### flow/run.sh
#!/bin/bash
# the make line also repeats each setting of config.mk as NAME=value (left out here)
make -C /OpenROAD-flow-scripts/flow DESIGN_CONFIG=/design/flow/config.mk WORK_HOME=/design/flow/orfs CLKGATE_MAP_FILE= finish
### flow/config.mk
export PLATFORM = sky130hd
export DESIGN_NAME = Bicubic
export DESIGN_NICKNAME = Bicubic
export VERILOG_FILES = /design/flow/design.v
export SDC_FILE = /design/flow/constraint.sdc
export NUM_CORES = 4
export LEC_CHECK = 0
export ABC_AREA = 1
export CAP_MARGIN = 0
export CORE_ASPECT_RATIO = 1.38
export CORE_MARGIN = 2
export CORE_UTILIZATION = 72
export CTS_CLUSTER_DIAMETER = 213
export CTS_CLUSTER_SIZE = 57
export GPL_TIMING_DRIVEN = 1
export MAX_ROUTING_LAYER = met4
export PLACE_DENSITY_LB_ADDON = 0.01
export SETUP_SLACK_MARGIN = 4.5
export SLEW_MARGIN = 20
export TNS_END_PERCENT = 5
### flow/constraint.sdc
create_clock -name core_clock -period 32.3 [get_ports {CLK}]
set_input_delay 6.4600 -clock core_clock [delete_from_list [all_inputs] [get_ports {CLK}]]
set_output_delay 6.4600 -clock core_clock [all_outputs]
set_load 0.01 [all_outputs]
### flow/design.v
module Bicubic (
    input CLK,
    input RST,
    input enable,
    input [7:0] input_data,
    output logic [13:0] iaddr,
    output logic ird,
    output logic we,
    output logic [13:0] waddr,
    output logic [7:0] output_data,
    input [6:0] V0,
    input [6:0] H0,
    input [4:0] SW,
    input [4:0] SH,
    input [5:0] TW,
    input [5:0] TH,
    output logic DONE
);
parameter  IDLE=5'd0,PRE_PROCESS=5'd1,DELTA_X=5'd2,DELTA_Y=5'd3,IN16=5'd4,
           JUDGE=5'd5,Y0_ST=5'd6,Y1_ST=5'd7,Y2_ST=5'd8,Y3_ST=5'd9,X_ST=5'd10,
           Y_ST=5'd11,WRITE=5'd12,IN4=5'd13,DONE_ST=5'd14;
reg [4:0] state,next_state,cnt;
reg [6:0] q_x, q_y;
reg [7:0] win [0:15],inter [0:3],out_reg,cal_p_n1,cal_p_0,cal_p_1,
          cal_p_2,cal_result;
reg [17:0] cal_x_fp;
reg [18:0] p_x_delta, p_y_delta;
reg [24:0] p_x, p_y;        
wire x_match, y_match;
wire [24:0] x_add_delta, y_add_delta;
wire x_match_write, y_match_write;
wire x_jump_IN4;
wire [5:0] div_a=(state==DELTA_X)?SW-'d1:SH-'d1;        
wire [23:0] div_a_temp=div_a << 18;         
wire [5:0] div_b=(state==DELTA_X)?TW-'d1:TH-'d1;
wire [23:0] div_result=div_a_temp / div_b; 
assign DONE=state==DONE_ST;
assign ird='b1;
always @(posedge CLK or posedge RST) begin
    if (RST) begin
        state<=IDLE;
        cnt<=5'd0;  
    end
    else begin
        state<=next_state;
        cnt<=(state!=next_state)?5'd0:cnt+5'd1;
    end
end
always @(*) begin
    case (state)
        IDLE:next_state=(enable)?PRE_PROCESS:IDLE;
        PRE_PROCESS:next_state=DELTA_X;
        DELTA_X:next_state=(cnt==5'd5)?DELTA_Y:DELTA_X;
        DELTA_Y:next_state=(cnt==5'd5)?IN16:DELTA_Y;
        IN16:next_state=(cnt==5'd16)?JUDGE:IN16 ;         
        JUDGE:next_state=(x_match && y_match)?WRITE:(y_match)?Y_ST:(x_match)?X_ST:Y0_ST;
        Y0_ST:next_state=Y1_ST;       
        Y1_ST:next_state=Y2_ST;       
        Y2_ST:next_state=Y3_ST;       
        Y3_ST:next_state=X_ST;        
        X_ST:next_state=WRITE;        
        Y_ST:next_state=WRITE;        
        WRITE:next_state=(q_y==TH-1'd1 && q_x==TW-1'd1)?DONE_ST:(q_x==TW-1'd1)?IN16:(x_jump_IN4)?IN4:JUDGE;
        IN4:next_state=(cnt==5'd4)?JUDGE:IN4;         
        DONE_ST:next_state=IDLE;
        default:next_state=IDLE;
    endcase
end 
always @(*) begin
    case (state)
        Y0_ST:begin
            cal_x_fp=p_x[17:0];
            cal_p_n1=win[0];   
            cal_p_0=win[1];  
            cal_p_1=win[2];  
            cal_p_2=win[3];  
        end 
        Y1_ST:begin
            cal_x_fp=p_x[17:0];
            cal_p_n1=win[4];   
            cal_p_0=win[5];  
            cal_p_1=win[6];  
            cal_p_2=win[7];  
        end 
        Y2_ST:begin
            cal_x_fp=p_x[17:0];
            cal_p_n1=win[8];   
            cal_p_0=win[9];  
            cal_p_1=win[10];  
            cal_p_2=win[11];  
        end 
        Y3_ST:begin
            cal_x_fp=p_x[17:0];
            cal_p_n1=win[12];   
            cal_p_0=win[13];  
            cal_p_1=win[14];  
            cal_p_2=win[15];  
        end 
        X_ST:begin
            cal_x_fp=p_y[17:0];
            cal_p_n1=inter[0];  
            cal_p_0=inter[1];
            cal_p_1=inter[2];
            cal_p_2=inter[3];
        end 
        Y_ST:begin
            cal_x_fp=p_x[17:0];
            cal_p_n1=inter[0];  
            cal_p_0=inter[1];
            cal_p_1=inter[2];
            cal_p_2=inter[3];
        end 
        default:begin
            cal_x_fp=p_x[17:0];
            cal_p_n1=18'd0;
            cal_p_0=18'd0;
            cal_p_1=18'd0;
            cal_p_2=18'd0;
        end 
    endcase
end
always @(*) begin
    case (state)
        IN16:begin
            we=1'b0;
            output_data=8'd0;
            waddr=14'd0;
            case (cnt)
               5'd0:iaddr=(((p_x[24:18]-2'd1)<<6)+((p_x[24:18]-2'd1)<<5)+((p_x[24:18]-2'd1)<<2))+((p_y[24:18]-2'd1));
               5'd1:iaddr=(((p_x[24:18]-2'd0)<<6)+((p_x[24:18]-2'd0)<<5)+((p_x[24:18]-2'd0)<<2))+((p_y[24:18]-2'd1));
               5'd2:iaddr=(((p_x[24:18]+2'd1)<<6)+((p_x[24:18]+2'd1)<<5)+((p_x[24:18]+2'd1)<<2))+((p_y[24:18]-2'd1));
               5'd3:iaddr=(((p_x[24:18]+2'd2)<<6)+((p_x[24:18]+2'd2)<<5)+((p_x[24:18]+2'd2)<<2))+((p_y[24:18]-2'd1));
               5'd4:iaddr=(((p_x[24:18]-2'd1)<<6)+((p_x[24:18]-2'd1)<<5)+((p_x[24:18]-2'd1)<<2))+((p_y[24:18]+2'd0));
               5'd5:iaddr=(((p_x[24:18]-2'd0)<<6)+((p_x[24:18]-2'd0)<<5)+((p_x[24:18]-2'd0)<<2))+((p_y[24:18]+2'd0));
               5'd6:iaddr=(((p_x[24:18]+2'd1)<<6)+((p_x[24:18]+2'd1)<<5)+((p_x[24:18]+2'd1)<<2))+((p_y[24:18]+2'd0));
               5'd7:iaddr=(((p_x[24:18]+2'd2)<<6)+((p_x[24:18]+2'd2)<<5)+((p_x[24:18]+2'd2)<<2))+((p_y[24:18]+2'd0));
               5'd8:iaddr=(((p_x[24:18]-2'd1)<<6)+((p_x[24:18]-2'd1)<<5)+((p_x[24:18]-2'd1)<<2))+((p_y[24:18]+2'd1));
               5'd9:iaddr=(((p_x[24:18]-2'd0)<<6)+((p_x[24:18]-2'd0)<<5)+((p_x[24:18]-2'd0)<<2))+((p_y[24:18]+2'd1));
               5'd10:iaddr=(((p_x[24:18]+2'd1)<<6)+((p_x[24:18]+2'd1)<<5)+((p_x[24:18]+2'd1)<<2))+((p_y[24:18]+2'd1));
               5'd11:iaddr=(((p_x[24:18]+2'd2)<<6)+((p_x[24:18]+2'd2)<<5)+((p_x[24:18]+2'd2)<<2))+((p_y[24:18]+2'd1));
               5'd12:iaddr=(((p_x[24:18]-2'd1)<<6)+((p_x[24:18]-2'd1)<<5)+((p_x[24:18]-2'd1)<<2))+((p_y[24:18]+2'd2));
               5'd13:iaddr=(((p_x[24:18]-2'd0)<<6)+((p_x[24:18]-2'd0)<<5)+((p_x[24:18]-2'd0)<<2))+((p_y[24:18]+2'd2));
               5'd14:iaddr=(((p_x[24:18]+2'd1)<<6)+((p_x[24:18]+2'd1)<<5)+((p_x[24:18]+2'd1)<<2))+((p_y[24:18]+2'd2));
               5'd15:iaddr=(((p_x[24:18]+2'd2)<<6)+((p_x[24:18]+2'd2)<<5)+((p_x[24:18]+2'd2)<<2))+((p_y[24:18]+2'd2));
               default:iaddr=14'd0;
            endcase
        end
        IN4:begin
            we=1'b0;
            output_data=8'd0;
            waddr=14'd0;
            case (cnt)
               5'd0:iaddr=(((p_x[24:18]+2'd2)<<6)+((p_x[24:18]+2'd2)<<5)+((p_x[24:18]+2'd2)<<2))+((p_y[24:18]-2'd1));
               5'd1:iaddr=(((p_x[24:18]+2'd2)<<6)+((p_x[24:18]+2'd2)<<5)+((p_x[24:18]+2'd2)<<2))+((p_y[24:18]+2'd0));
               5'd2:iaddr=(((p_x[24:18]+2'd2)<<6)+((p_x[24:18]+2'd2)<<5)+((p_x[24:18]+2'd2)<<2))+((p_y[24:18]+2'd1));
               5'd3:iaddr=(((p_x[24:18]+2'd2)<<6)+((p_x[24:18]+2'd2)<<5)+((p_x[24:18]+2'd2)<<2))+((p_y[24:18]+2'd2));
                default:iaddr=14'd0;
            endcase
        end
        WRITE:begin
            iaddr=14'd0;
            we=1'b1;
            output_data=out_reg;
            waddr=q_x+q_y*TW;
        end
        default:begin
            output_data=8'd0;
            we=1'b0;
            iaddr=14'd0;
            waddr=14'd0;
        end 
    endcase
end
wire signed [12:0] a, b, c, d;   
assign a=- $signed({1'b0,cal_p_n1})+$signed({1'b0,cal_p_0})+$signed({1'b0,cal_p_0,1'b0}) - $signed({1'b0,cal_p_1}) - $signed({1'b0,cal_p_1,1'b0})+$signed({1'b0,cal_p_2});
assign b=$signed({1'b0,cal_p_n1,1'b0}) - $signed({1'b0,cal_p_0}) - $signed({1'b0,cal_p_0,2'b0})+$signed({1'b0,cal_p_1,2'b0}) - $signed({1'b0,cal_p_2});
assign c=- $signed({1'b0,cal_p_n1})+$signed({1'b0,cal_p_1});
assign d=$signed({1'b0,cal_p_0,1'b0});
wire [17:0] x3, x2, x1;      
wire [35:0] x2_temp,x3_temp;
assign x1=cal_x_fp;
assign x2_temp=x1 * cal_x_fp;
assign x2=x2_temp[35:18];
assign x3_temp=x2 * cal_x_fp;
assign x3=x3_temp[35:18];
wire signed [32:0] result_ext, ax, bx, cx, dx;     
assign ax=$signed(a) * $signed({1'b0,x3});
assign bx=$signed(b) * $signed({1'b0,x2});
assign cx=$signed(c) * $signed({1'b0,x1});
assign dx=$signed({d,18'd0});
assign result_ext=$signed(ax)+$signed(bx)+$signed(cx)+$signed(dx);
assign cal_result=(result_ext[32])?8'd0:(result_ext[32:18] >= 15'd511)?8'd255:result_ext[26:19]+result_ext[18];   
assign x_match=(p_x[17:13]==5'd0)||(p_x[17:13]==5'b11111);
assign y_match=(p_y[17:13]==5'd0)||(p_y[17:13]==5'b11111);
assign x_add_delta=p_x+p_x_delta;
assign y_add_delta=p_y+p_y_delta;
assign x_match_write=(x_add_delta[17:13]==5'd0)|| (x_add_delta[17:13]==5'b11111);
assign y_match_write=(y_add_delta[17:13]==5'd0)||(y_add_delta[17:13]==5'b11111);
assign x_jump_IN4=x_match_write||(x_add_delta[24:18] > p_x[24:18]);
integer i1;
always @(posedge CLK or posedge RST) begin
    if (RST) begin
        for (i1=0; i1<16; i1=i1+1) begin
            win[i1]<=8'd0;
        end
        for (i1=0; i1<4; i1=i1+1) begin
            inter[i1]<=8'd0;
        end
        out_reg<=8'd0;
        p_x_delta<=19'd0;
        p_y_delta<=19'd0;
        p_x<=25'd0;
        p_y<=25'd0;
        q_x<=25'd0;
        q_y<=25'd0;
    end
    else begin
        case (state)
            PRE_PROCESS:begin
                p_x<={H0,18'd0};
                p_y<={V0,18'd0};
                q_x<=7'd0;
                q_y<=7'd0;
            end
            DELTA_X:p_x_delta<=div_result;
            DELTA_Y:p_y_delta<=div_result;
            IN16:begin
                case (cnt)
                   5'd1:win[00]<=input_data;
                   5'd2:win[01]<=input_data;
                   5'd3:win[02]<=input_data;
                   5'd4:win[03]<=input_data;
                   5'd5:win[04]<=input_data;
                   5'd6:win[05]<=input_data;
                   5'd7:win[06]<=input_data;
                   5'd8:win[07]<=input_data;
                   5'd9:win[08]<=input_data;
                   5'd10:win[09]<=input_data;
                   5'd11:win[10]<=input_data;
                   5'd12:win[11]<=input_data;
                   5'd13:win[12]<=input_data;
                   5'd14:win[13]<=input_data;
                   5'd15:win[14]<=input_data;
                   5'd16:win[15]<=input_data;
                endcase
            end 
            JUDGE:begin
                if (next_state==WRITE) begin
                    out_reg<=win[5];
                end
                if(next_state==Y_ST) begin
                    inter[0]<=win[4];
                    inter[1]<=win[5];
                    inter[2]<=win[6];
                    inter[3]<=win[7];
                end
                else if(next_state==X_ST) begin
                    inter[0]<=win[1];
                    inter[1]<=win[5];
                    inter[2]<=win[9];
                    inter[3]<=win[13];
                end
            end
            Y0_ST:inter[0]<=cal_result;    
            Y1_ST:inter[1]<=cal_result;
            Y2_ST:inter[2]<=cal_result;
            Y3_ST:inter[3]<=cal_result;
            X_ST:out_reg<=cal_result;
            Y_ST: out_reg<=cal_result;
            WRITE:begin
                if (q_x==(TW-'d1)) begin
                    p_x<={H0,{18'd0}};
                    q_x<='d0;
                    if (y_match_write) begin
                        p_y[24:18]<=y_add_delta[24:18]+y_add_delta[17];
                        p_y[17:0]<=25'd0;                           
                    end
                    else begin
                        p_y<=y_add_delta;
                    end
                    q_y<=q_y+'d1;
                end
                else if (x_jump_IN4) begin
                    if (x_match_write) begin
                        p_x[24:18]<=x_add_delta[24:18]+x_add_delta[17];
                        p_x[17:0]<=25'd0;                           
                    end
                    else begin
                        p_x<=x_add_delta;
                    end
                    q_x<=q_x +'d1;
                end
                else begin
                    p_x<=x_add_delta;
                    q_x<=q_x +'d1;
                end
                if (x_jump_IN4) begin
                    win[00]<=win [01];
                    win[01]<=win [02];
                    win[02]<=win [03];
                    win[04]<=win [05];
                    win[05]<=win [06];
                    win[06]<=win [07];
                    win[08]<=win [09];
                    win[09]<=win [10];
                    win[10]<=win [11];
                    win[12]<=win [13];
                    win[13]<=win [14];
                    win[14]<=win [15];
                end
            end
            IN4:begin
                case (cnt)
                   5'd1:win[03]<=input_data;     
                   5'd2:win[07]<=input_data;
                   5'd3:win[11]<=input_data;
                   5'd4:win[15]<=input_data;
                endcase
            end
        endcase
    end
end
endmodule
==> results of run 1 <==
## what timing repair did
action	CTS
setup buffers	177
setup endpoints to repair	58
pin swaps	167
cloned	1
resized	209
## metrics by stage
step | hold slack (ns) | setup TNS (ns) | setup slack, ns | std cells
2_1_floorplan | 0.453 | -59.78 | -8.48 | 10600
3_3_place_gp | 0.469 | -46.23 | -7.04 | 12800
3_5_place_dp | 0.475 | -62.75 | -8.50 | 12800
4_1_cts | 0.522 | -32.45 | -5.55 | 13000
## per-layer routing
layer  track usage  GRT overflow
met1         0.605             0
met2         0.898            10
met3         0.384             0
met4         0.641             8
met5             -             -
==> out/metrics.csv, run 1 <==
metric,value,unit
Mux area share,0.00238,
"Adder Share, Synth",0.433,
"EDFF count, synth",0,
"area leader, netlist",fa_1,
DP Wirelength,229000,µm
chip height,395,µm
Floorplan Nets,12700,
Max H-tree Level,1,
total track usage,0.649,
tool error,[ERROR GRT-0232] Routing congestion too high. Check the congestion heatmap in the GUI.,
status,stopped before the end,
Async SR Flop Fraction,1.00,
placer congestion estimate,1.05,
Yosys top cell by instances,inv_1,
syn_area_per_cell,7.52,µm²
placed standard-cell area,89300,µm²
fp util,0.726,
mapped cell area,79800,µm²
sequential-to-total area share from yosys stat,0.0874,
Synthesized registers,279,
main logic family after synthesis,adder cells,
Ys Warns,4,
# clock sinks,279,
aoi share,0.0975,
Commonest cells post-synth,"inv_1 (2398), nand2_1 (1931), fa_1 (1220), nor2_1 (1035), ha_1 (814)",
most used flip-flop cell,dfrtp_1,
Yosys cell types,84,
Cells after Synth,10600,
ys cells,10600,
Core Region,110000,µm²
simple-gate portion of the synthesized area,0.207,
I/O pin cnt,86,
Num CTS Buffers,8,
Congestion Overflow GR,18,
"top cells, area","fa_1 (31%), ha_1 (13%), inv_1 (11%)",
Buffers on Ports,84,
Die ar.,114000,µm²
Top-area cell share,0.306,
Fail Step,5_1_grt,
Die W,287,µm
CTS Hold Bufs,0,
clock tree buffer depth,3,
Clock Root Buffer,clkbuf_16,
xor/xnor share,0.0380,
row cnt,143,
synthesis area per yosys,79800,µm²
==> run 2: changes to the inputs <==
Settings changed: CAP_MARGIN 0 to 20, CELL_PAD_IN_SITES_DETAIL_PLACEMENT set to 2, CORE_ASPECT_RATIO 1.38 to 1.55, CORE_MARGIN 2 to 9, CORE_UTILIZATION 72 to 66, CTS_CLUSTER_DIAMETER 213 to not set, CTS_CLUSTER_SIZE 57 to not set, GPL_ROUTABILITY_DRIVEN set to 1, GPL_TIMING_DRIVEN 1 to not set, MAX_ROUTING_LAYER met4 to not set, MIN_ROUTING_LAYER set to met1, PLACE_DENSITY_LB_ADDON 0.01 to not set, SETUP_SLACK_MARGIN 4.5 to 5.0, TNS_END_PERCENT 5 to not set.
Clock period 32.3 ns to 60.0 ns, I/O delays scaled along.
==> out/metrics.csv, run 2 <==
metric,value,unit,change
Async SR Flop Fraction,1.00,,unchanged
placer congestion estimate,0.997,,-4.6%
Mux area share,0.00238,,unchanged
row cnt,158,,+10%
I/O pin cnt,86,,unchanged
"Adder Share, Synth",0.433,,unchanged
Synthesized registers,279,,unchanged
aoi share,0.0975,,unchanged
Cells after Synth,10600,,unchanged
ys cells,10600,,unchanged
syn_area_per_cell,7.52,µm²,unchanged
"area leader, netlist",fa_1,,
xor/xnor share,0.0380,,unchanged
most used flip-flop cell,dfrtp_1,,
Core Region,120000,µm²,+8.9%
Fail Step,3_5_place_dp,,
Top-area cell share,0.306,,unchanged
sequential-to-total area share from yosys stat,0.0874,,unchanged
Yosys cell types,84,,unchanged
Ys Warns,4,,unchanged
status,stopped before the end,,
Yosys top cell by instances,inv_1,,
Die ar.,134000,µm²,+18%
synthesis area per yosys,79800,µm²,unchanged
"top cells, area","fa_1 (31%), ha_1 (13%), inv_1 (11%)",,
tool error,"Error: detail_place.tcl, 38 bad optional access",,
Die W,297,µm,+3.4%
Floorplan Nets,12700,,unchanged
simple-gate portion of the synthesized area,0.207,,unchanged
mapped cell area,79800,µm²,unchanged
"EDFF count, synth",0,,unchanged
fp util,0.666,,-0.0591
Buffers on Ports,84,,unchanged
Commonest cells post-synth,"inv_1 (2398), nand2_1 (1931), fa_1 (1220), nor2_1 (1035), ha_1 (814)",,
main logic family after synthesis,adder cells,,
chip height,451,µm,+14%
[run 2: per-stage QoR]
stage	hold WS, ns	setup slack, ns
floorplan	0.453	10.72
global placement	0.467	3.63
==> run 3: changes to the inputs <==
Settings changed: ABC_AREA 1 to not set, CAP_MARGIN 20 to 0, CELL_PAD_IN_SITES_DETAIL_PLACEMENT 2 to not set, CORE_ASPECT_RATIO 1.55 to 0.58, CORE_MARGIN 9 to 2, CORE_UTILIZATION 66 to 27, CTS_CLUSTER_SIZE set to 29, GPL_ROUTABILITY_DRIVEN 1 to not set, GPL_TIMING_DRIVEN set to 0, MIN_ROUTING_LAYER met1 to not set, PLACE_DENSITY set to 0.55.
Clock period 60.0 ns to 78.2 ns, I/O delays scaled along.
==> out/metrics.csv, run 3 <==
metric,value,unit,change
xor/xnor share,0.0508,,+0.0129
mapped cell area,79100,µm²,-0.97%
Slew Limit Fails,0,,
fillers,31200,,
final wirelength,314000,µm,
Max H-tree Level,1,,
sequential-to-total area share from yosys stat,0.0883,,+0.000858
placer congestion estimate,1.04,,+4.4%
# clock sinks,279,,
"EDFF count, synth",0,,unchanged
clk_skew,0.0282,ns,
Die W,715,µm,+140%
Yosys top cell by instances,inv_1,,
clk slew on worst S/H paths,0.07,ns,
crit path to,p_x_delta[0],,
Cells after Synth,9459,,-11%
simple-gate portion of the synthesized area,0.164,,-0.0434
DR WL/cell,23.1,µm,
Ys Warns,4,,unchanged
Total Nets Final,11700,,
Num CTS Buffers,27,,
placed cell count,13500,,
fp util,0.271,,-0.395
hold path depth,2,,
DP Wirelength,267000,µm,
crit share post-route,0.895,,
largest net degree at the start of global routing,97,,
Final Hold Vio Count,0,,
crit start category,input pin,,
Critical Path Max Stage Delay,0.62,ns,
Area Growth Syn to Fin,10.8,%,
WP buf/inv,41,,
MaxCap Viol Count,0,,
Floorplan Nets,11500,,-9.1%
vias in the first global route,66000,,
"Adder Share, Synth",0.438,,+0.00452
CP arrival,70.44,ns,
slew margin rel.,0.106,,
Mux area share,0.0253,,+0.0229
Clock Root Buffer,clkbuf_16,,
main logic family after synthesis,adder cells,,
Fmax,0.0143,GHz,
kind of critical path,input pin to flop,,
smallest hold slack,0.497,ns,
ys cells,9459,,-11%
chip height,416,µm,-7.7%
Synthesized registers,279,,unchanged
Congestion Overflow GR,0,,
Post-DRT Antenna Nets,0,,
clock tree buffer depth,3,,
DRT Pass-1 Iters,9,,
Die ar.,297000,µm²,+120%
most used flip-flop cell,dfrtp_1,,
first-pass GRT wire length,460000,µm,
CTS Hold Bufs,0,,
cells on worst reg2reg path,269,,
Levels on crit path,269,,
Hold Path Class,flop to flop,,
synthesis area per yosys,79100,µm²,-0.97%
CTS tree,yes,,
stage-log warning count,57,,
crit path max fanout,16,,
total track usage,0.207,,
I/O pin cnt,86,,unchanged
clock latency on the worst-skew pair,0.60,ns,
aoi share,0.138,,+0.0405
drt via density,5.10,,
R2R setup slack,22.69,ns,
Yosys cell types,125,,+49%
CP Launch Point,TW[0],,
crit path capture type,flop,,
Setup Viol. Count Final,0,,
DRT iter0 DRCs,8566,,
syn_area_per_cell,8.36,µm²,+11%
RR Endpoint,p_x_delta[0],,
Top-area cell share,0.309,,+0.00300
# DRC,0,,
Layout Cells excl Fill,13600,,
most frequent CP cell,ha_1,,
"area leader, netlist",fa_1,,
"top cells, area","fa_1 (31%), ha_1 (13%), dfrtp_1 (8.8%)",,
dpl ws,-8.62,ns,
worst hold endpoint,inter[0][7],,
Core Region,292000,µm²,+140%
total negative slack,0,ns,
Async SR Flop Fraction,1.00,,unchanged
required time of the critical path,78.61,ns,
worst slew pin tran,1.34,ns,
Buffers on Ports,82,,-2.4%
crit path time final,70.02,ns,
status,timing/DRC/antenna clean,,
Crit path max-delay family,AND-OR/OR-AND gates,,
Critical-path top delay cell,or4b_1,,
vias,69300,,
antenna violations before repair,8,,
RSZ-0062 raised after global routing,false,,
Commonest cells post-synth,"inv_1 (1624), fa_1 (1220), nand2_1 (1112), ha_1 (814), nor2_1 (808)",,
hold path startpoint,inter[0][7],,
reg2reg start,state[0],,
row cnt,151,,-4.4%
setup slack after layout,8.18,ns,
[run 3: metal layers]
metal / vias up / GRT usage / part of all wire
met3: 250 / 0.124 / 0.18
met1: 34100 / 0.332 / 0.49
met2: 3926 / 0.227 / 0.32
met5: - / 0.00482 / 0.0024
met4: 16 / 0.0218 / 0.013
li1: 31100 / - / -
[run 3: cell type report]
type | count | area, µm² | share of cell area
timing repair buffer | 172 | 1680 | 0.0192
multi-input combinational | 7175 | 65400 | 0.746
clock buffer | 40 | 805 | 0.00918
clock inverter | 7 | 92.6 | 0.00106
buffer | 373 | 1660 | 0.0190
inverter | 1632 | 6130 | 0.0700
tap | 3901 | 4880 | 0.0557
antenna | 9 | 22.5 | 0.000257
sequential | 279 | 6980 | 0.0797
[run 3: repair_timing]
item,4_1_cts,5_1_grt
resized,85,96
setup endpoints to repair,10,6
pin swaps,11,26
buffers inserted,21,41
[run 3: through the flow]
step / util / instance area (µm²)
after detailed placement: 0.293 / 85500
final: 0.300 / 87600
after CTS: 0.298 / 86900
after floorplan: - / 79100
after global placement: 0.291 / 84800
after global routing: 0.300 / 87600
==> run 4: changes to the inputs <==
Settings changed: ABC_AREA set to 1, CAP_MARGIN 0 to 20, CORE_ASPECT_RATIO 0.58 to not set, CORE_UTILIZATION 27 to 72, CTS_CLUSTER_DIAMETER set to 248, CTS_CLUSTER_SIZE 29 to 80, GPL_TIMING_DRIVEN 0 to not set, MAX_ROUTING_LAYER set to met4, PLACE_DENSITY 0.55 to not set, PLACE_DENSITY_LB_ADDON set to 0.04, TNS_END_PERCENT set to 5.
Clock period 78.2 ns to 33.0 ns, I/O delays scaled along.
==> out/metrics.csv, run 4 <==
metric,value,unit,change
Clock Root Buffer,clkbuf_16,,
"EDFF count, synth",0,,unchanged
"Adder Share, Synth",0.433,,-0.00452
DP Wirelength,219000,µm,-18%
Buffers on Ports,84,,+2.4%
Cells after Synth,10600,,+12%
aoi share,0.0975,,-0.0405
synthesis area per yosys,79800,µm²,+0.98%
Async SR Flop Fraction,1.00,,unchanged
placed standard-cell area,89000,µm²,+4.1%
Core Region,110000,µm²,-62%
Die W,337,µm,-53%
# clock sinks,279,,unchanged
"top cells, area","fa_1 (31%), ha_1 (13%), inv_1 (11%)",,
Yosys cell types,84,,-33%
xor/xnor share,0.0380,,-0.0129
simple-gate portion of the synthesized area,0.207,,+0.0434
placer congestion estimate,1.04,,-0.23%
Die ar.,114000,µm²,-62%
"area leader, netlist",fa_1,,
sequential-to-total area share from yosys stat,0.0874,,-0.000858
I/O pin cnt,86,,unchanged
Max H-tree Level,1,,unchanged
placed cell count,12800,,-4.7%
Ys Warns,4,,unchanged
Yosys top cell by instances,inv_1,,
Commonest cells post-synth,"inv_1 (2398), nand2_1 (1931), fa_1 (1220), nor2_1 (1035), ha_1 (814)",,
fp util,0.723,,+0.452
Top-area cell share,0.306,,-0.00300
main logic family after synthesis,adder cells,,
Mux area share,0.00238,,-0.0229
syn_area_per_cell,7.52,µm²,-10%
most used flip-flop cell,dfrtp_1,,
status,stopped before the end,,
clock tree buffer depth,3,,unchanged
Floorplan Nets,12700,,+10%
dpl ws,-7.92,ns,+0.700 ns
chip height,337,µm,-19%
ys cells,10600,,+12%
Fail Step,5_1_grt,,
row cnt,122,,-19%
mapped cell area,79800,µm²,+0.98%
Num CTS Buffers,7,,-74%
Synthesized registers,279,,unchanged
==> run 4: stage by stage <==
stage | setup TNS (ns)
after detailed placement | -54.05
after floorplan | -53.06
after global placement | -38.60
after CTS | -25.33
==> run 4: timing repair <==
item	in CTS
resized	284
setup endpoints to repair	58
setup buffers	257
pin swaps	215
gates cloned	2
hold buffers	0
==> run 5: changes to the inputs <==
Settings changed: ABC_AREA 1 to not set, CORE_UTILIZATION 72 to 71, CTS_CLUSTER_DIAMETER 248 to not set, CTS_CLUSTER_SIZE 80 to 37, MAX_ROUTING_LAYER met4 to not set, PLACE_DENSITY_LB_ADDON 0.04 to not set, SETUP_SLACK_MARGIN 5.0 to 2.31, TNS_END_PERCENT 5 to not set.
Clock period 33.0 ns to 33.1 ns, I/O delays scaled along.
==> out/metrics.csv, run 5 <==
metric,value,unit,change
Top-area cell share,0.309,,+0.00300
Final Hold Vio Count,0,,
Hold Path Class,flop to flop,,
crit start category,input pin,,
DP Wirelength,214000,µm,-1.9%
R2R setup slack,-11.27,ns,
synthesis area per yosys,79100,µm²,-0.97%
total track usage,0.503,,
placer congestion estimate,1.02,,-1.6%
mapped cell area,79100,µm²,-0.97%
Async SR Flop Fraction,1.00,,unchanged
ys cells,9459,,-11%
stage-log warning count,66,,
Ys Warns,4,,unchanged
hold path startpoint,inter[0][4],,
xor/xnor share,0.0508,,+0.0129
placed cell count,11800,,-8.0%
simple-gate portion of the synthesized area,0.164,,-0.0434
DR WL/cell,23.8,µm,
required time of the critical path,33.57,ns,
Num CTS Buffers,30,,+23
Total Nets Final,12800,,
Congestion Overflow GR,0,,
most used flip-flop cell,dfrtp_1,,
crit share post-route,1.50,,
fp util,0.715,,-0.00802
crit path max fanout,6,,
antenna violations before repair,11,,
Buffers on Ports,84,,unchanged
Failing Checks,negative setup slack,,
Levels on crit path,259,,
clock latency on the worst-skew pair,0.64,ns,
DRT iter0 DRCs,9394,,
I/O pin cnt,86,,unchanged
CP arrival,50.12,ns,
Core Region,111000,µm²,+0.14%
Floorplan Nets,11500,,-9.1%
DRT Pass-1 Iters,19,,
Cells after Synth,9459,,-11%
first-pass GRT wire length,444000,µm,
Crit path max-delay family,AND-OR/OR-AND gates,,
"top cells, area","fa_1 (31%), ha_1 (13%), dfrtp_1 (8.8%)",,
# DRC,0,,
Critical Path Max Stage Delay,0.53,ns,
Yosys top cell by instances,inv_1,,
crit path to,p_y_delta[0],,
WP buf/inv,44,,
slew margin rel.,0.0463,,
clock tree buffer depth,3,,unchanged
vias,79100,,
worst hold endpoint,inter[0][4],,
drt via density,6.48,,
setup slack after layout,-16.54,ns,
RSZ-0062 raised after global routing,true,,
crit path time final,49.64,ns,
fin util,0.859,,
Fmax,0.0201,GHz,
# clock sinks,279,,unchanged
sequential-to-total area share from yosys stat,0.0883,,+0.000858
Die W,338,µm,+0.21%
main logic family after synthesis,adder cells,,
aoi share,0.138,,+0.0405
reg2reg start,state[3],,
total negative slack,-157.95,ns,
syn_area_per_cell,8.36,µm²,+11%
CP Launch Point,SH[0],,
largest net degree at the start of global routing,147,,
Setup Viol. Count Final,16,,
Mux area share,0.0253,,+0.0229
vias in the first global route,83800,,
Clock Root Buffer,clkbuf_16,,
kind of critical path,input pin to flop,,
Slew Limit Fails,0,,
cells on worst reg2reg path,259,,
dpl ws,-17.00,ns,-9.08 ns
Max H-tree Level,1,,unchanged
status,finished with violations,,
Commonest cells post-synth,"inv_1 (1624), fa_1 (1220), nand2_1 (1112), ha_1 (814), nor2_1 (808)",,
crit path capture type,flop,,
"area leader, netlist",fa_1,,
Yosys cell types,125,,+49%
"EDFF count, synth",0,,unchanged
Post-DRT Antenna Nets,0,,
RR Endpoint,p_y_delta[0],,
Critical-path top delay cell,or4_4,,
"Adder Share, Synth",0.438,,+0.00452
final wirelength,291000,µm,
row cnt,122,,unchanged
Die ar.,114000,µm²,+0.42%
clk slew on worst S/H paths,0.07,ns,
worst slew pin tran,1.42,ns,
Synthesized registers,279,,unchanged
most frequent CP cell,buf_4,,
Area Growth Syn to Fin,20.1,%,
Layout Cells excl Fill,12200,,
clk_skew,0.0241,ns,
MaxCap Viol Count,0,,
CTS tree,yes,,
chip height,338,µm,+0.21%
hold path depth,2,,
[run 5: timing repair]
item / CTS / global route
hold buffers: 0 / 0
pin swaps: 165 / 181
endpoints found under the setup margin: 60 / 60
gates resized: 222 / 168
buffers inserted: 238 / 94
[run 5: per-stage QoR]
step           hold WS, ns  area (µm²)
2_1_floorplan        0.446       79900
3_3_place_gp         0.468       89900
3_5_place_dp         0.477       89900
4_1_cts              0.497       93500
5_1_grt              0.512       94900
6_report             0.502       94900
[run 5: cell type report]
class | instances | area (µm²)
inverter | 1632 | 6160
antenna | 8 | 20.0
clock inverter | 13 | 174
clock buffer | 42 | 856
sequential | 279 | 6980
fill | 5907 | 15600
tap | 1488 | 1860
timing repair buffer | 1573 | 12400
multi-input combinational | 7175 | 66500
[run 5: metal layers]
| metal | track usage | vias to the layer above | share of wire |
|---|---|---|---|
| met5 | 0.000851 | - | 0.00045 |
| met4 | 0.392 | 12 | 0.10 |
| met3 | 0.174 | 2197 | 0.13 |
| met2 | 0.780 | 5999 | 0.44 |
| met1 | 0.570 | 37800 | 0.32 |
| li1 | - | 33100 | - |
==> run 6: changes to the inputs <==
Settings changed: CORE_UTILIZATION 71 to 59, CTS_CLUSTER_SIZE 37 to not set, SETUP_SLACK_MARGIN 2.31 to not set.
==> out/metrics.csv, run 6 <==
metric,value,unit,change
main logic family after synthesis,adder cells,,
"EDFF count, synth",0,,unchanged
crit path capture type,flop,,
Cells after Synth,9459,,unchanged
slew margin rel.,0.209,,+0.163
hold path depth,2,,unchanged
row cnt,134,,+9.8%
Critical Path Max Stage Delay,0.56,ns,+0.03 ns
R2R setup slack,-10.45,ns,+0.82 ns
drt via density,5.90,,-8.9%
RSZ-0062 raised after global routing,true,,
crit start category,input pin,,
cells on worst reg2reg path,263,,+1.5%
Failing Checks,negative setup slack,,
crit path max fanout,5,,-1
"Adder Share, Synth",0.438,,unchanged
Ys Warns,4,,unchanged
Yosys top cell by instances,inv_1,,
most frequent CP cell,buf_4,,
worst slew pin tran,1.18,ns,-0.243 ns
CTS tree,yes,,
Mux area share,0.0253,,unchanged
placer congestion estimate,0.968,,-5.3%
I/O pin cnt,86,,unchanged
Slew Limit Fails,0,,unchanged
Core Region,133000,µm²,+21%
"top cells, area","fa_1 (31%), ha_1 (13%), dfrtp_1 (8.8%)",,
vias,73700,,-6.8%
clock tree buffer depth,3,,unchanged
synthesis area per yosys,79100,µm²,unchanged
Fmax,0.0204,GHz,+1.2%
required time of the critical path,33.57,ns,about the same
aoi share,0.138,,unchanged
CP arrival,49.50,ns,-0.62 ns
Commonest cells post-synth,"inv_1 (1624), fa_1 (1220), nand2_1 (1112), ha_1 (814), nor2_1 (808)",,
MaxCap Viol Count,0,,unchanged
total track usage,0.390,,-0.113
kind of critical path,input pin to flop,,
Yosys cell types,125,,unchanged
most used flip-flop cell,dfrtp_1,,
Buffers on Ports,84,,unchanged
DR WL/cell,21.3,µm,-10%
xor/xnor share,0.0508,,unchanged
DP Wirelength,208000,µm,-3.1%
status,finished with violations,,
Post-DRT Antenna Nets,0,,unchanged
vias in the first global route,76800,,-8.4%
Area Growth Syn to Fin,20.3,%,
sequential-to-total area share from yosys stat,0.0883,,unchanged
setup slack after layout,-15.93,ns,+0.611 ns
clock latency on the worst-skew pair,0.62,ns,-0.02 ns
mapped cell area,79100,µm²,unchanged
DRT iter0 DRCs,5951,,-37%
Congestion Overflow GR,0,,unchanged
Final Hold Vio Count,0,,unchanged
Setup Viol. Count Final,18,,+2
CTS Hold Bufs,0,,unchanged
antenna violations before repair,2,,-9
Crit path max-delay family,AND-OR/OR-AND gates,,
first-pass GRT wire length,418000,µm,-5.8%
CP Launch Point,TH[0],,
DRT Pass-1 Iters,10,,-9
largest net degree at the start of global routing,90,,-39%
syn_area_per_cell,8.36,µm²,unchanged
crit share post-route,1.48,,-0.0185
MI comb area,66300,µm²,-0.29%
# clock sinks,279,,unchanged
Floorplan Nets,11500,,unchanged
Clock Root Buffer,clkbuf_16,,
crit path time final,49.03,ns,-0.611 ns
stage-log warning count,62,,-6.1%
clk slew on worst S/H paths,0.07,ns,about the same
final wirelength,266000,µm,-8.4%
Total Nets Final,12800,,+0.063%
reg2reg start,state[0],,
simple-gate portion of the synthesized area,0.164,,unchanged
ys cells,9459,,unchanged
hold path startpoint,inter[0][1],,
Critical-path top delay cell,or4_4,,
clk_skew,0.0605,ns,+0.0364 ns
Die W,370,µm,+9.6%
total negative slack,-151.55,ns,+6.40 ns
RR Endpoint,p_x_delta[0],,
chip height,370,µm,+9.6%
worst hold endpoint,inter[0][1],,
Die ar.,137000,µm²,+20%
Max H-tree Level,2,,+1
Hold Path Class,flop to flop,,
"area leader, netlist",fa_1,,
crit path to,p_x_delta[0],,
Num CTS Buffers,35,,+17%
WP buf/inv,59,,+34%
Synthesized registers,279,,unchanged
Levels on crit path,263,,+1.5%
fp util,0.593,,-0.122
Sequential cell area,6980,µm²,unchanged
Async SR Flop Fraction,1.00,,unchanged
fillers,10700,,+81%
# DRC,0,,unchanged
Top-area cell share,0.309,,unchanged
## run 6: metrics by stage
step | hold WS (ns) | util | instance area [µm²] | instances | worst slack (ns)
6_report | 0.489 | 0.714 | 95100 | 12500 | -15.93
5_1_grt | 0.508 | 0.714 | 95100 | 12500 | -18.25
4_1_cts | 0.484 | 0.706 | 94200 | 12400 | -14.55
3_5_place_dp | 0.474 | 0.680 | 90600 | 12100 | -17.23
3_3_place_gp | 0.463 | 0.680 | 90600 | 12100 | -15.92
2_1_floorplan | 0.446 | - | 79900 | 9459 | -18.42
## run 6: final cells by class
| class | instances | area share |
|---|---|---|
| sequential | 279 | 0.0734 |
| inverter | 1632 | 0.0646 |
| clock inverter | 21 | 0.00237 |
| tap | 1768 | 0.0232 |
| timing repair buffer | 1576 | 0.130 |
| clock buffer | 42 | 0.0100 |
| multi-input combinational | 7175 | 0.697 |
| antenna | 1 | 0.0000263 |
## run 6: timing repair
item	in CTS	in global routing
resized	181	132
endpoints found under the setup margin	18	18
pin swaps	158	136
gates cloned	0	0
buffers inserted	222	101
## run 6: layer usage
metal	up-vias	share of wire	global-route usage
li1	33100	-	-
met1	36400	0.38	0.489
met2	3263	0.47	0.641
met3	893	0.080	0.0579
met4	0	0.071	0.230
met5	-	0	0
==> run 7: changes to the inputs <==
Settings changed: CAP_MARGIN 20 to 25, CORE_MARGIN 2 to 4, CORE_UTILIZATION 59 to 51, MAX_ROUTING_LAYER set to met4, PLACE_DENSITY_LB_ADDON set to 0.02, SETUP_SLACK_MARGIN set to 5.0, SLEW_MARGIN 20 to 0.
Clock period 33.1 ns to 72.9 ns, I/O delays scaled along.
==> out/metrics.csv, run 7 <==
metric,value,unit,change
GR Util met2,0.542,,-0.0989
met1 GRT Util,0.420,,-0.0685
Hold Path Class,flop to flop,,
GRT busiest layer,met2,,
ys cells,9459,,unchanged
Die W,402,µm,+8.6%
most used flip-flop cell,dfrtp_1,,
Yosys cell types,125,,unchanged
worst hold endpoint,q_x[4],,
smallest hold slack,0.488,ns,-0.000672 ns
row cnt,144,,+7.5%
crit path capture type,flop,,
Levels on crit path,243,,-7.6%
cells on worst reg2reg path,244,,-7.2%
Buffers on Ports,84,,unchanged
chip height,402,µm,+8.6%
placed cell count,11400,,-5.9%
vias,67000,,-9.0%
fp util,0.513,,-0.0799
CTS tree,yes,,
RR Endpoint,p_y_delta[0],,
Slew Limit Fails,0,,unchanged
kind of critical path,input pin to flop,,
MaxCap Viol Count,0,,unchanged
largest net degree at the start of global routing,80,,-11%
placer congestion estimate,0.968,,about the same
"Adder Share, Synth",0.438,,unchanged
most frequent CP cell,ha_1,,
slew margin rel.,0.176,,-0.0331
synthesis area per yosys,79100,µm²,unchanged
worst slew pin tran,1.22,ns,+0.0451 ns
"EDFF count, synth",0,,unchanged
Critical Path Max Stage Delay,0.65,ns,+0.09 ns
crit start category,input pin,,
Fmax,0.0156,GHz,
sequential-to-total area share from yosys stat,0.0883,,unchanged
xor/xnor share,0.0508,,unchanged
drt via density,5.82,,-1.3%
total track usage,0.329,,-0.0611
final wirelength,257000,µm,-3.5%
Commonest cells post-synth,"inv_1 (1624), fa_1 (1220), nand2_1 (1112), ha_1 (814), nor2_1 (808)",,
Clock Root Buffer,clkbuf_16,,
antenna violations before repair,8,,+6
Yosys top cell by instances,inv_1,,
crit path to,p_y_delta[0],,
crit share post-route,0.877,,-0.604
DR WL/cell,22.3,µm,+4.7%
"area leader, netlist",fa_1,,
crit path time final,63.95,ns,
Total Nets Final,11500,,-9.8%
Max H-tree Level,1,,-1
RSZ-0062 raised after global routing,false,,
hold path startpoint,q_x[4],,
Setup Viol. Count Final,0,,-18
Num CTS Buffers,30,,-14%
reg2reg start,state[3],,
required time of the critical path,73.38,ns,+39.81 ns
placed standard-cell area,83000,µm²,-8.4%
clock latency on the worst-skew pair,0.63,ns,about the same
Crit path max-delay family,AND-OR/OR-AND gates,,
main logic family after synthesis,adder cells,,
simple-gate portion of the synthesized area,0.164,,unchanged
DP Wirelength,204000,µm,-1.9%
DRT Pass-1 Iters,8,,-2
R2R setup slack,22.04,ns,+32.49 ns
aoi share,0.138,,unchanged
Congestion Overflow GR,0,,unchanged
Mux area share,0.0253,,unchanged
"top cells, area","fa_1 (31%), ha_1 (13%), dfrtp_1 (8.8%)",,
post-route cell area,84800,µm²,-11%
status,timing/DRC/antenna clean,,
CTS Hold Bufs,0,,unchanged
met3 usage,0.0301,,-0.0278
Post-DRT Antenna Nets,0,,unchanged
I/O pin cnt,86,,unchanged
Floorplan Nets,11500,,unchanged
Area Growth Syn to Fin,7.20,%,
CP arrival,64.43,ns,+14.93 ns
Cells after Synth,9459,,unchanged
stage-log warning count,57,,-8.1%
Final Hold Vio Count,0,,unchanged
crit path max fanout,13,,+8
Top-area cell share,0.309,,unchanged
Synthesized registers,279,,unchanged
syn_area_per_cell,8.36,µm²,unchanged
# clock sinks,279,,unchanged
Critical-path top delay cell,or4_1,,
DRT iter0 DRCs,5455,,-8.3%
mapped cell area,79100,µm²,unchanged
clock tree buffer depth,3,,unchanged
Die ar.,161000,µm²,+18%
Async SR Flop Fraction,1.00,,unchanged
WP buf/inv,9,,-85%
first-pass GRT wire length,404000,µm,-3.3%
clk slew on worst S/H paths,0.08,ns,about the same
# DRC,0,,unchanged
Core Region,154000,µm²,+16%
total negative slack,0,ns,+151.55 ns
clk_skew,0.0397,ns,-0.0208 ns
Layout Cells excl Fill,11500,,-7.8%
CP Launch Point,TW[2],,
Ys Warns,4,,unchanged
hold path depth,1,,-1
vias in the first global route,69200,,-9.8%
-- run 7: per-layer routing --
metal	vias up	wire [µm]	part of all wire
li1	30600	-	-
met5	-	0	0
met3	435	14700	0.057
met1	33700	106000	0.41
met4	0	12500	0.049
met2	2272	124000	0.48
-- run 7: final cells by class --
class                           count  area [µm²]
Timing Repair Buffer              331        2810
Antenna cell                        4        10.0
Sequential cell                   279        6980
Tap cell                         2044        2560
Clock buffer                       44         873
Clock inverter                     10         143
Fill cell                       14600       69300
Multi-Input combinational cell   7175       65200
Inverter                         1632        6140
-- run 7: timing repair --
action / CTS / global route
buffers inserted: 6 / 31
gates resized: 20 / 66
endpoints found under the setup margin: 4 / 6
pin swaps: 1 / 16
-- run 7: metrics by stage --
stage,utilization,setup slack (ns)
2_1_floorplan,-,6.73
3_3_place_gp,0.538,2.69
3_5_place_dp,0.539,1.76
4_1_cts,0.546,5.08
5_1_grt,0.550,4.84
6_report,0.550,8.95
==> run 8: changes to the inputs <==
Settings changed: CAP_MARGIN 25 to 20, CORE_MARGIN 4 to 2, CORE_UTILIZATION 51 to 11, MAX_ROUTING_LAYER met4 to not set, PLACE_DENSITY_LB_ADDON 0.02 to not set, SETUP_SLACK_MARGIN 5.0 to not set, SLEW_MARGIN 0 to 20.
Clock period 72.9 ns to 86.9 ns, I/O delays scaled along.
==> out/metrics.csv, run 8 <==
metric,value,unit,change
Levels on crit path,247,,+1.6%
vias,66000,,-1.5%
Die ar.,726000,µm²,+350%
most used flip-flop cell,dfrtp_1,,
fillers,82000,,+460%
RR Endpoint,p_y_delta[0],,
Top-area cell share,0.309,,unchanged
final wirelength,252000,µm,-2.0%
kind of critical path,input pin to flop,,
main logic family after synthesis,adder cells,,
row cnt,311,,+120%
DRT Pass-1 Iters,6,,-2
Critical Path Max Stage Delay,0.82,ns,+0.17 ns
aoi share,0.138,,unchanged
crit path max fanout,40,,+27
xor/xnor share,0.0508,,unchanged
Congestion Overflow GR,0,,unchanged
Buffers on Ports,84,,unchanged
Hold Path Class,flop to flop,,
WP buf/inv,7,,-2
CP arrival,79.80,ns,+15.37 ns
CTS Hold Bufs,0,,unchanged
required time of the critical path,87.39,ns,+14.01 ns
total track usage,0.0687,,-0.260
stage-log warning count,61,,+7.0%
Critical-path top delay cell,nor2_1,,
slew margin rel.,0.234,,+0.0573
smallest hold slack,0.501,ns,+0.0125 ns
# clock sinks,279,,unchanged
Post-DRT Antenna Nets,0,,unchanged
worst hold endpoint,inter[2][1],,
Die W,852,µm,+110%
crit path time final,79.31,ns,
CTS tree,yes,,
fp util,0.110,,-0.403
Async SR Flop Fraction,1.00,,unchanged
ys cells,9459,,unchanged
Commonest cells post-synth,"inv_1 (1624), fa_1 (1220), nand2_1 (1112), ha_1 (814), nor2_1 (808)",,
Floorplan Nets,11500,,unchanged
R2R setup slack,23.52,ns,+1.48 ns
clk_skew,0.0172,ns,-0.0224 ns
Yosys cell types,125,,unchanged
Area Growth Syn to Fin,17.9,%,
DRT iter0 DRCs,4586,,-16%
"Adder Share, Synth",0.438,,unchanged
placer congestion estimate,0.880,,-9.1%
antenna violations before repair,15,,+7
number of post-CTS setup repair buffers,0,,-6
reg2reg start,state[3],,
Ys Warns,4,,unchanged
DR WL/cell,13.3,µm,-40%
clock tree buffer depth,3,,unchanged
Sequential cell area,6980,µm²,unchanged
Final Hold Vio Count,0,,unchanged
cells on worst reg2reg path,246,,+0.82%
Total Nets Final,11500,,-0.66%
post-CTS sizing,0,,-100%
simple-gate portion of the synthesized area,0.164,,unchanged
most frequent CP cell,o21ai_0,,
mapped cell area,79100,µm²,unchanged
crit start category,input pin,,
I/O pin cnt,86,,unchanged
sequential-to-total area share from yosys stat,0.0883,,unchanged
MaxCap Viol Count,0,,unchanged
clk slew on worst S/H paths,0.07,ns,about the same
# DRC,0,,unchanged
Clock Root Buffer,clkbuf_16,,
clock latency on the worst-skew pair,0.67,ns,+0.04 ns
crit path capture type,flop,,
Mux area share,0.0253,,unchanged
syn_area_per_cell,8.36,µm²,unchanged
Fmax,0.0126,GHz,
Max H-tree Level,1,,unchanged
first-pass GRT wire length,400000,µm,-1.0%
Synthesized registers,279,,unchanged
largest net degree at the start of global routing,108,,+35%
"EDFF count, synth",0,,unchanged
hold path depth,2,,+1
CP Launch Point,TW[0],,
DP Wirelength,204000,µm,+0.17%
Cells after Synth,9459,,unchanged
MI comb area,64900,µm²,-0.49%
Crit path max-delay family,AND-OR/OR-AND gates,,
Num CTS Buffers,30,,unchanged
total negative slack,0,ns,unchanged
crit share post-route,0.913,,+0.0354
worst slew pin tran,1.14,ns,-0.0850 ns
Setup Viol. Count Final,0,,unchanged
Yosys top cell by instances,inv_1,,
chip height,852,µm,+110%
"top cells, area","fa_1 (31%), ha_1 (13%), dfrtp_1 (8.8%)",,
"area leader, netlist",fa_1,,
hold path startpoint,inter[2][1],,
Slew Limit Fails,0,,unchanged
drt via density,3.49,,-40%
Core Region,717000,µm²,+370%
RSZ-0062 raised after global routing,false,,
vias in the first global route,69000,,-0.38%
status,timing/DRC/antenna clean,,
crit path to,p_y_delta[0],,
synthesis area per yosys,79100,µm²,unchanged
fin util,0.130,,-0.420
## run 8: cell type report
class,instances,share of cell area
Multi-Input combinational cell,7175,0.697
Tap cell,9546,0.128
Sequential cell,279,0.0749
Inverter,1632,0.0658
Timing Repair Buffer,255,0.0229
Clock buffer,41,0.00925
Clock inverter,15,0.00220
Antenna cell,3,0.0000806
## run 8: routing by layer
layer	vias to the layer above	track usage	routed length [µm]
met5	-	0	35
met4	6	0.0227	9580
met3	352	0.0119	17900
met2	2080	0.116	117000
met1	33100	0.0882	108000
li1	30500	-	-
## run 8: stage by stage
stage | instances | setup slack (ns) | instance area, µm²
after floorplan | 9459 | 17.93 | 79100
after global routing | 18900 | 1.75 | 93200
after global placement | 18900 | 8.98 | 92100
after detailed placement | 18900 | 7.97 | 92100
after CTS | 18900 | 8.45 | 93200
final | 18900 | 7.59 | 93200
==> run 9: changes to the inputs <==
Settings changed: ABC_AREA set to 0, CAP_MARGIN 20 to 15, CORE_UTILIZATION 11 to 72, CTS_CLUSTER_DIAMETER set to 343, CTS_CLUSTER_SIZE set to 37, HOLD_SLACK_MARGIN set to -0.07, MAX_ROUTING_LAYER set to met4, PLACE_DENSITY set to 0.35, SETUP_SLACK_MARGIN set to 2.31, TNS_END_PERCENT set to 5.
Clock period 86.9 ns to 33.1 ns, I/O delays scaled along.
==> out/metrics.csv, run 9 <==
metric,value,unit,change
Commonest cells post-synth,"inv_1 (1624), fa_1 (1220), nand2_1 (1112), ha_1 (814), nor2_1 (808)",,
row cnt,121,,-61%
most used flip-flop cell,dfrtp_1,,
Max H-tree Level,1,,unchanged
Yosys top cell by instances,inv_1,,
placed cell count,11700,,-38%
chip height,335,µm,-61%
Floorplan Nets,11500,,unchanged
fp util,0.726,,+0.616
ys cells,9459,,unchanged
Cells after Synth,9459,,unchanged
synthesis area per yosys,79100,µm²,unchanged
Clock Root Buffer,clkbuf_16,,
Core Region,109000,µm²,-85%
sequential-to-total area share from yosys stat,0.0883,,unchanged
aoi share,0.138,,unchanged
Buffers on Ports,84,,unchanged
# clock sinks,279,,unchanged
Async SR Flop Fraction,1.00,,unchanged
simple-gate portion of the synthesized area,0.164,,unchanged
Yosys cell types,125,,unchanged
"EDFF count, synth",0,,unchanged
main logic family after synthesis,adder cells,,
placer congestion estimate,1.03,,+18%
"top cells, area","fa_1 (31%), ha_1 (13%), dfrtp_1 (8.8%)",,
DP Wirelength,222000,µm,+8.9%
dpl ws,-17.02,ns,-24.99 ns
Num CTS Buffers,11,,-63%
syn_area_per_cell,8.36,µm²,unchanged
"Adder Share, Synth",0.438,,unchanged
mapped cell area,79100,µm²,unchanged
Mux area share,0.0253,,unchanged
Synthesized registers,279,,unchanged
Top-area cell share,0.309,,unchanged
Die ar.,112000,µm²,-84%
I/O pin cnt,86,,unchanged
status,stopped before the end,,
xor/xnor share,0.0508,,unchanged
clock tree buffer depth,3,,unchanged
Fail Step,5_1_grt,,
Ys Warns,4,,unchanged
Die W,335,µm,-61%
"area leader, netlist",fa_1,,
==> run 9: metrics by stage <==
step	setup TNS, ns	util	hold WS, ns	area (µm²)
2_1_floorplan	-183.47	-	0.446	79800
3_3_place_gp	-141.10	0.823	0.467	89600
3_5_place_dp	-161.78	0.823	0.470	89600
4_1_cts	-128.38	0.838	0.498	91200
==> run 9: repair_timing <==
action | in CTS
endpoints found under the hold margin | 0
pin swaps | 90
hold buffers | 0
resized | 102
gates cloned | 0
setup buffers | 107
setup endpoints to repair | 60
==> run 10: changes to the inputs <==
Settings changed: ABC_AREA 0 to 1, CAP_MARGIN 15 to 20, CTS_CLUSTER_DIAMETER 343 to 248, CTS_CLUSTER_SIZE 37 to 13, HOLD_SLACK_MARGIN -0.07 to not set, MAX_ROUTING_LAYER met4 to not set, PLACE_DENSITY 0.35 to not set, PLACE_DENSITY_LB_ADDON set to 0.04, SETUP_SLACK_MARGIN 2.31 to not set, TNS_END_PERCENT 5 to not set.
Clock period 33.1 ns to 36.5 ns, I/O delays scaled along.
==> out/metrics.csv, run 10 <==
metric,value,unit,change
CP Launch Point,SH[2],,
cells on worst reg2reg path,263,,
DRT iter0 DRCs,11200,,
Final Hold Vio Count,0,,
CP arrival,42.19,ns,
RR Endpoint,p_x_delta[0],,
crit path time final,41.71,ns,
slew margin rel.,0.167,,
Ys Warns,4,,unchanged
vias in the first global route,85700,,
crit share post-route,1.14,,
clk_skew,0.0401,ns,
"top cells, area","fa_1 (31%), ha_1 (13%), inv_1 (11%)",,
Critical Path Max Stage Delay,0.34,ns,
main logic family after synthesis,adder cells,,
aoi share,0.0975,,-0.0405
clock tree buffer depth,3,,unchanged
DP Wirelength,217000,µm,-2.5%
Core Region,110000,µm²,+1.4%
DR WL/cell,22.9,µm,
R2R setup slack,-0.11,ns,
syn_area_per_cell,7.52,µm²,-10%
first-pass GRT wire length,444000,µm,
vias,83400,,
total track usage,0.505,,
ys cells,10600,,+12%
Congestion Overflow GR,0,,
Yosys top cell by instances,inv_1,,
reg2reg start,state[3],,
post-route cell area,94400,µm²,
drt via density,6.32,,
xor/xnor share,0.0380,,-0.0129
total negative slack,-27.40,ns,
final wirelength,303000,µm,
row cnt,122,,+0.83%
Buffers on Ports,84,,unchanged
MaxCap Viol Count,0,,
chip height,337,µm,+0.48%
CTS Hold Bufs,0,,unchanged
# clock sinks,279,,unchanged
DRT Pass-1 Iters,17,,
Area Growth Syn to Fin,18.2,%,
"EDFF count, synth",0,,unchanged
Commonest cells post-synth,"inv_1 (2398), nand2_1 (1931), fa_1 (1220), nor2_1 (1035), ha_1 (814)",,
dpl ws,-4.95,ns,+12.08 ns
Top-area cell share,0.306,,-0.00300
# DRC,0,,
worst slew pin tran,1.25,ns,
"Adder Share, Synth",0.433,,-0.00452
Post-DRT Antenna Nets,0,,
clock latency on the worst-skew pair,0.62,ns,
synthesis area per yosys,79800,µm²,+0.98%
Setup Viol. Count Final,8,,
"area leader, netlist",fa_1,,
setup slack after layout,-5.21,ns,
Max H-tree Level,1,,unchanged
antenna violations before repair,21,,
sequential-to-total area share from yosys stat,0.0874,,-0.000858
Floorplan Nets,12700,,+10%
crit start category,input pin,,
simple-gate portion of the synthesized area,0.207,,+0.0434
Synthesized registers,279,,unchanged
Hold Path Class,flop to flop,,
Levels on crit path,262,,
fp util,0.723,,-0.00291
mapped cell area,79800,µm²,+0.98%
WP buf/inv,56,,
largest net degree at the start of global routing,151,,
hold path startpoint,p_y_delta[14],,
Cells after Synth,10600,,+12%
fin util,0.855,,
Async SR Flop Fraction,1.00,,unchanged
Crit path max-delay family,simple AND/OR/NAND/NOR gates,,
most frequent CP cell,nand2_2,,
clk slew on worst S/H paths,0.07,ns,
most used flip-flop cell,dfrtp_1,,
hold path depth,2,,
CTS tree,yes,,
crit path max fanout,9,,
Num CTS Buffers,25,,+14
placed standard-cell area,89100,µm²,-0.63%
stage-log warning count,64,,
Slew Limit Fails,0,,
worst hold endpoint,p_y_delta[14],,
Clock Root Buffer,clkbuf_16,,
required time of the critical path,36.98,ns,
status,finished with violations,,
Mux area share,0.00238,,-0.0229
Yosys cell types,84,,-33%
crit path capture type,flop,,
RSZ-0062 raised after global routing,true,,
I/O pin cnt,86,,unchanged
kind of critical path,input pin to flop,,
crit path to,p_x_delta[0],,
Failing Checks,negative setup slack,,
placer congestion estimate,1.03,,-0.18%
Critical-path top delay cell,nand4_1,,
Die ar.,114000,µm²,+0.97%
Fmax,0.0240,GHz,
Total Nets Final,13800,,
Die W,337,µm,+0.48%
[run 10: per-stage QoR]
step	hold WS [ns]	instances
floorplan	0.453	10600
global placement	0.468	12800
detailed placement	0.473	12800
CTS	0.488	13100
global route	0.516	13200
finish	0.501	13200
[run 10: what timing repair did]
action                                  in CTS  in global routing
gates cloned                                 1                  0
setup buffers                              239                 88
endpoints found under the setup margin       8                 10
pin swaps                                  195                227
resized                                    212                331
[run 10: cell type report]
type | count | area, µm²
repair buffers | 1382 | 10800
repair inverters | 1 | 5.00
well taps | 1488 | 1860
clock inverters | 2 | 28.8
inverters | 2456 | 9330
clock buffers | 25 | 626
flip-flops and latches | 279 | 6980
multi-input cells | 7553 | 64800
diodes | 15 | 37.5
fillers | 6109 | 16000
[run 10: routing by layer]
| metal | vias to the layer above | wire (µm) | global-route usage |
|---|---|---|---|
| li1 | 34800 | - | - |
| met1 | 38900 | 94700 | 0.549 |
| met2 | 6892 | 131000 | 0.782 |
| met3 | 2839 | 42800 | 0.192 |
| met4 | 20 | 34500 | 0.419 |
| met5 | - | 195 | 0.0102 |
==> run 11: changes to the inputs <==
Settings changed: ABC_AREA 1 to not set, CORE_ASPECT_RATIO set to 1.81, CORE_UTILIZATION 72 to 31, CTS_CLUSTER_DIAMETER 248 to not set, CTS_CLUSTER_SIZE 13 to not set, HOLD_SLACK_MARGIN set to -0.03, MIN_ROUTING_LAYER set to met1, PLACE_DENSITY set to 0.36, PLACE_DENSITY_LB_ADDON 0.04 to not set, SETUP_SLACK_MARGIN set to 5.0.
Clock period 36.5 ns to 102.0 ns, I/O delays scaled along.
==> out/metrics.csv, run 11 <==
metric,value,unit,change
status,timing/DRC/antenna clean,,
CP arrival,82.91,ns,+40.72 ns
RSZ-0062 raised after global routing,false,,
Congestion Overflow GR,0,,unchanged
Setup Viol. Count Final,0,,-8
clk_skew,0.0546,ns,+0.0146 ns
xor/xnor share,0.0508,,+0.0129
"Adder Share, Synth",0.438,,+0.00452
Slew Limit Fails,0,,unchanged
kind of critical path,input pin to flop,,
Yosys cell types,125,,+49%
Top-area cell share,0.309,,+0.00300
chip height,683,µm,+100%
Post-DRT Antenna Nets,0,,unchanged
top routing layer used,met5,,
Cells after Synth,9459,,-11%
required time of the critical path,102.45,ns,+65.47 ns
simple-gate portion of the synthesized area,0.164,,-0.0434
Floorplan Nets,11500,,-9.1%
"EDFF count, synth",0,,unchanged
Levels on crit path,243,,-7.3%
Fmax,0.0121,GHz,
# clock sinks,279,,unchanged
Final Hold Vio Count,0,,unchanged
crit share post-route,0.808,,-0.334
antenna violations before repair,8,,-62%
crit path to,p_y_delta[0],,
main logic family after synthesis,adder cells,,
worst hold endpoint,p_x_delta[14],,
mapped cell area,79100,µm²,-0.97%
RR Endpoint,p_y_delta[0],,
most used flip-flop cell,dfrtp_1,,
wire length on met3,5410,µm,-87%
clock tree buffer depth,3,,unchanged
Ys Warns,4,,unchanged
DRT iter0 DRCs,3346,,-70%
aoi share,0.138,,+0.0405
Hold Path Class,flop to flop,,
Sequential cell area,6980,µm²,unchanged
MI comb area,65000,µm²,+0.43%
Async SR Flop Fraction,1.00,,unchanged
Die W,379,µm,+13%
Area Growth Syn to Fin,8.48,%,
crit path capture type,flop,,
post-CTS sizing,0,,-100%
Critical Path Max Stage Delay,0.80,ns,+0.46 ns
synthesis area per yosys,79100,µm²,-0.97%
DRT Pass-1 Iters,8,,-9
Clock Root Buffer,clkbuf_16,,
"area leader, netlist",fa_1,,
post-route cell area,85800,µm²,-9.1%
crit path max fanout,25,,+16
DR WL/cell,24.6,µm,+7.3%
CTS tree,yes,,
Critical-path top delay cell,or4_1,,
hold path depth,2,,unchanged
Mux area share,0.0253,,+0.0229
R2R setup slack,38.74,ns,+38.85 ns
fillers,27000,,+340%
Commonest cells post-synth,"inv_1 (1624), fa_1 (1220), nand2_1 (1112), ha_1 (814), nor2_1 (808)",,
syn_area_per_cell,8.36,µm²,+11%
drt via density,5.15,,-19%
row cnt,249,,+100%
met2 routed wirelength,192000,µm,+47%
ys cells,9459,,-11%
placer congestion estimate,0.867,,-16%
MaxCap Viol Count,0,,unchanged
"top cells, area","fa_1 (31%), ha_1 (13%), dfrtp_1 (8.8%)",,
Crit path max-delay family,AND-OR/OR-AND gates,,
sequential-to-total area share from yosys stat,0.0883,,+0.000858
crit path time final,82.46,ns,
placed standard-cell area,84700,µm²,-4.9%
Buffers on Ports,84,,unchanged
Yosys top cell by instances,inv_1,,
WL met1,102000,µm,+7.4%
# DRC,0,,unchanged
Total Nets Final,11500,,-17%
number of post-CTS setup repair buffers,0,,-100%
CP Launch Point,TW[0],,
most frequent CP cell,o21ai_0,,
reg2reg start,state[0],,
vias in the first global route,72600,,-15%
clk slew on worst S/H paths,0.07,ns,about the same
first-pass GRT wire length,469000,µm,+5.5%
worst slew pin tran,1.16,ns,-0.0874 ns
largest net degree at the start of global routing,87,,-42%
Core Region,254000,µm²,+130%
Num CTS Buffers,30,,+20%
total negative slack,0,ns,+27.40 ns
vias,66000,,-21%
slew margin rel.,0.227,,+0.0595
cells on worst reg2reg path,244,,-7.2%
CTS Hold Bufs,0,,unchanged
Synthesized registers,279,,unchanged
WP buf/inv,10,,-82%
final wirelength,315000,µm,+4.2%
crit start category,input pin,,
total track usage,0.245,,-0.260
hold path startpoint,p_x_delta[14],,
fp util,0.311,,-0.412
I/O pin cnt,86,,unchanged
Max H-tree Level,1,,unchanged
DP Wirelength,260000,µm,+20%
clock latency on the worst-skew pair,0.65,ns,+0.03 ns
stage-log warning count,57,,-11%
Die ar.,259000,µm²,+130%
-- run 11: stage by stage --
step	utilization	setup slack [ns]	instances	hold WS [ns]
detailed placement	0.334	18.70	12800	0.472
global route	0.338	13.46	12800	0.503
floorplan	-	30.01	9459	0.446
global placement	0.334	19.56	12800	0.470
CTS	0.338	19.10	12800	0.490
finish	0.338	19.54	12800	0.493
-- run 11: cell type report --
cell class / count / area share
inverter: 1632 / 0.0715
timing repair buffer: 284 / 0.0273
multi-input combinational: 7175 / 0.758
sequential: 279 / 0.0814
antenna: 3 / 0.0000875
clock buffer: 41 / 0.0101
clock inverter: 14 / 0.00182
tap: 3388 / 0.0494
-- run 11: routing by layer --
| layer | global-route usage | vias up |
|---|---|---|
| met5 | 0 | - |
| met4 | 0.103 | 10 |
| met3 | 0.00988 | 444 |
| met2 | 0.527 | 1102 |
| met1 | 0.228 | 33900 |
| li1 | - | 30500 |
